job 8009:
// sort_top
module sort_top (
  input             clk,
  input      [31:0] a, b, c, d, e, f,
  output reg [31:0] m, n, o, p, q, r
);
For scale: ~7800 cells after synthesis, ~380 flip-flops, about 390 I/O pins, roughly 48000 sq um of cells after synthesis.
make LEC_CHECK=0 ABC_AREA=1 CAP_MARGIN=20 CORE_MARGIN=2 CORE_UTILIZATION=72 CTS_CLUSTER_DIAMETER=394 CTS_CLUSTER_SIZE=98 PLACE_DENSITY=0.43 SLEW_MARGIN=20 TNS_END_PERCENT=15 finish   # period 19.7 ns
run.sh (not shown) runs the stock make flow with config.mk's settings and CLKGATE_MAP_FILE=.
Job 8009 is listed as incomplete: the tool reported an error in detailed placement and the run ended there.
diff inputs: job 8009 => job 979
Settings: swapping 72 for 57 in CORE_UTILIZATION; clearing ABC_AREA, which used to be 1; clearing PLACE_DENSITY, which used to be 0.43; clearing CTS_CLUSTER_DIAMETER, which used to be 394; clearing TNS_END_PERCENT, which used to be 15; clearing CTS_CLUSTER_SIZE, which used to be 98; swapping 19.7 for 23.8 in the clock period (ns, I/O delays scaled along).
[summary]
Job 979: it failed during clock tree synthesis, and the tool reported DPL-0033. Comparing job 8009 and job 979, the higher vertical die dimension was measured on job 979. Job 979 falls short of job 8009 in core outline area. Delta (job 979 minus job 8009): chip area estimate from yosys synthesis went up by 2800 sq um; synthesized area per cell went up by about 14%; number of register bits inferred by synthesis was more or less identical. Job 979: basic-gate share of the synthesized area counting and, or, nand and nor cells 8.8 points below job 8009. The higher number of instances in the synthesized netlist came out of job 8009. Looking at area after synthesis, job 979 sits 5.7% above job 8009. Cmp job 979 vs job 8009: count of cell types in the netlist higher in job 979.
--- input diff job 979..job 494 ---
Settings: an added SETUP_SLACK_MARGIN of 3.56; an added TNS_END_PERCENT of 5; a change of CORE_UTILIZATION from 57 to 64; a change of the clock period (ns, I/O delays scaled along) from 23.8 to 18.7.
Results
Stage in which a tool error killed job 494: detailed placement.
Per the comparison of job 494 with job 979, area figure in the yosys stat output about even, die width fell 17 um, cell count after synthesis held, area of the core has decreased, global placer's final weighted congestion went up.
Per the comparison of job 494 with job 979, vertical die dimension went down; initial core utilization up 6.9 points.
Between job 494 and job 979, it is job 494 whose row count is lower, by about 5.5%.
Comparing job 494 against job 979, there is no change at all in proportion of synthesized flip-flops having asynchronous set or reset.
From job 979 to job 494, adder-cell share of the synthesized area did not move at all.
Comparing job 494 and job 979, the lower chip area was measured on job 494.
Setup changes, job 494 to job 8648
Settings: CORE_UTILIZATION: 64 -> 57; SETUP_SLACK_MARGIN: 3.56 -> -2.0; TNS_END_PERCENT: 5 -> unset; the clock period (ns, I/O delays scaled along): 18.7 -> 38.3.
Results
Tool error GRT-0116 stopped job 8648 during global routing; no final results. Comparing job 494 and job 8648, the higher area of the placeable core is on job 8648. Global placer's final weighted congestion went down by a few percent going from job 494 to job 8648. For synthesized area, job 494 and job 8648 come out practically identical. Per the comparison of job 8648 with job 494, full die area went up, starting density of the core went down, floorplan die width went up.


Starting RTL as in the previous note.
export LEC_CHECK = 0
export CAP_MARGIN = 20
export CORE_MARGIN = 2
export CORE_UTILIZATION = 57
export SETUP_SLACK_MARGIN = -2.0
export SLEW_MARGIN = 20
create_clock -name core_clock -period 38.2 [get_ports {clk}]
The baseline did not get past global routing.
Then changed:
- CORE_UTILIZATION: 57 -> 40
- SETUP_SLACK_MARGIN: -2.0 -> not set
- clock period: 38.2 -> 44.0 ns (I/O delays scaled with it)
What happened: Now the flow completed with no timing, DRC or antenna violations; die area went up by 42%; synthesized area is unchanged; synthesized cell count is unchanged.
Then changed:
- CORE_UTILIZATION: 40 -> 58
- CTS_CLUSTER_DIAMETER: not set -> 39
- CTS_CLUSTER_SIZE: not set -> 100
- TNS_END_PERCENT: not set -> 5
Now the flow ended with an error in global routing.
Die area came out lower by 31%.
Synthesized area is unchanged.
Synthesized cell count does not change.


sort_top again, from the RTL that the note above started with.
==> flow/design.v (excerpt) <==
module sort_top (
  input             clk,
  input      [31:0] a, b, c, d, e, f,
  output reg [31:0] m, n, o, p, q, r
);
  reg  [31:0] a_q, b_q, c_q, d_q, e_q, f_q;
  wire [31:0] m_w, n_w, o_w, p_w, q_w, r_w;
  always @(posedge clk) begin
    a_q <= a; b_q <= b; c_q <= c; d_q <= d; e_q <= e; f_q <= f;
    m <= m_w; n <= n_w; o <= o_w; p <= p_w; q <= q_w; r <= r_w;
  end
  sort u_sort (
    .a(a_q), .b(b_q), .c(c_q), .d(d_q), .e(e_q), .f(f_q),
    .m(m_w), .n(n_w), .o(o_w), .p(p_w), .q(q_w), .r(r_w)
  );
endmodule
export LEC_CHECK = 0
export ABC_AREA = 1
export CAP_MARGIN = 20
export CORE_MARGIN = 2
export CORE_UTILIZATION = 72
export CTS_CLUSTER_DIAMETER = 394
export CTS_CLUSTER_SIZE = 98
export PLACE_DENSITY = 0.43
export SETUP_SLACK_MARGIN = 1.14
export SLEW_MARGIN = 20
export TNS_END_PERCENT = 15
create_clock -name core_clock -period 19.7 [get_ports {clk}]
The baseline never finished: it broke off in 3_5_place_dp with DPL-0038.
Edit:
ABC_AREA = not set   (was 1)
CORE_UTILIZATION = 17   (was 72)
CTS_CLUSTER_DIAMETER = not set   (was 394)
CTS_CLUSTER_SIZE = not set   (was 98)
PLACE_DENSITY = not set   (was 0.43)
SETUP_SLACK_MARGIN = not set   (was 1.14)
TNS_END_PERCENT = not set   (was 15)
clock period = 54.2 ns   (was 19.7 ns; I/O delays follow)
What happened: The changed run finished clean. Synthesized area is higher by a few percent. Die size is higher to 4.4 times its value. Synthesized cell count is lower by a few percent.
Edit:
ABC_AREA = 1   (was not set)
CORE_UTILIZATION = 69   (was 17)
CTS_CLUSTER_DIAMETER = 231   (was not set)
CTS_CLUSTER_SIZE = 100   (was not set)
PLACE_DENSITY = 0.43   (was not set)
clock period = 33.0 ns   (was 54.2 ns; I/O delays follow)
After rerunning: The changed run aborted during 5_1_grt with GRT-0232. Synthesized area goes down by a few percent. Die area drops by well over a third. Synthesized cell count grows by a little under a tenth.
Edit:
CORE_UTILIZATION = 72   (was 69)
CTS_CLUSTER_DIAMETER = 394   (was 231)
CTS_CLUSTER_SIZE = 98   (was 100)
SETUP_SLACK_MARGIN = 1.11   (was not set)
TNS_END_PERCENT = 15   (was not set)
clock period = 19.7 ns   (was 33.0 ns; I/O delays follow)
- The changed run did not get past 3_5_place_dp with DPL-0038
- synthesized cell count is unchanged
- die area drops by about 4%
- area after synthesis does not change
Edit:
ABC_AREA = not set   (was 1)
CORE_UTILIZATION = 66   (was 72)
CTS_CLUSTER_DIAMETER = not set   (was 394)
CTS_CLUSTER_SIZE = not set   (was 98)
PLACE_DENSITY = not set   (was 0.43)
SETUP_SLACK_MARGIN = not set   (was 1.11)
TNS_END_PERCENT = not set   (was 15)
clock period = 14.7 ns   (was 19.7 ns; I/O delays follow)
The changed run failed in 3_5_place_dp. Synthesized area rose by 5.7%. Die size rose by 15%. Synthesized cell count fell by 7.0%.
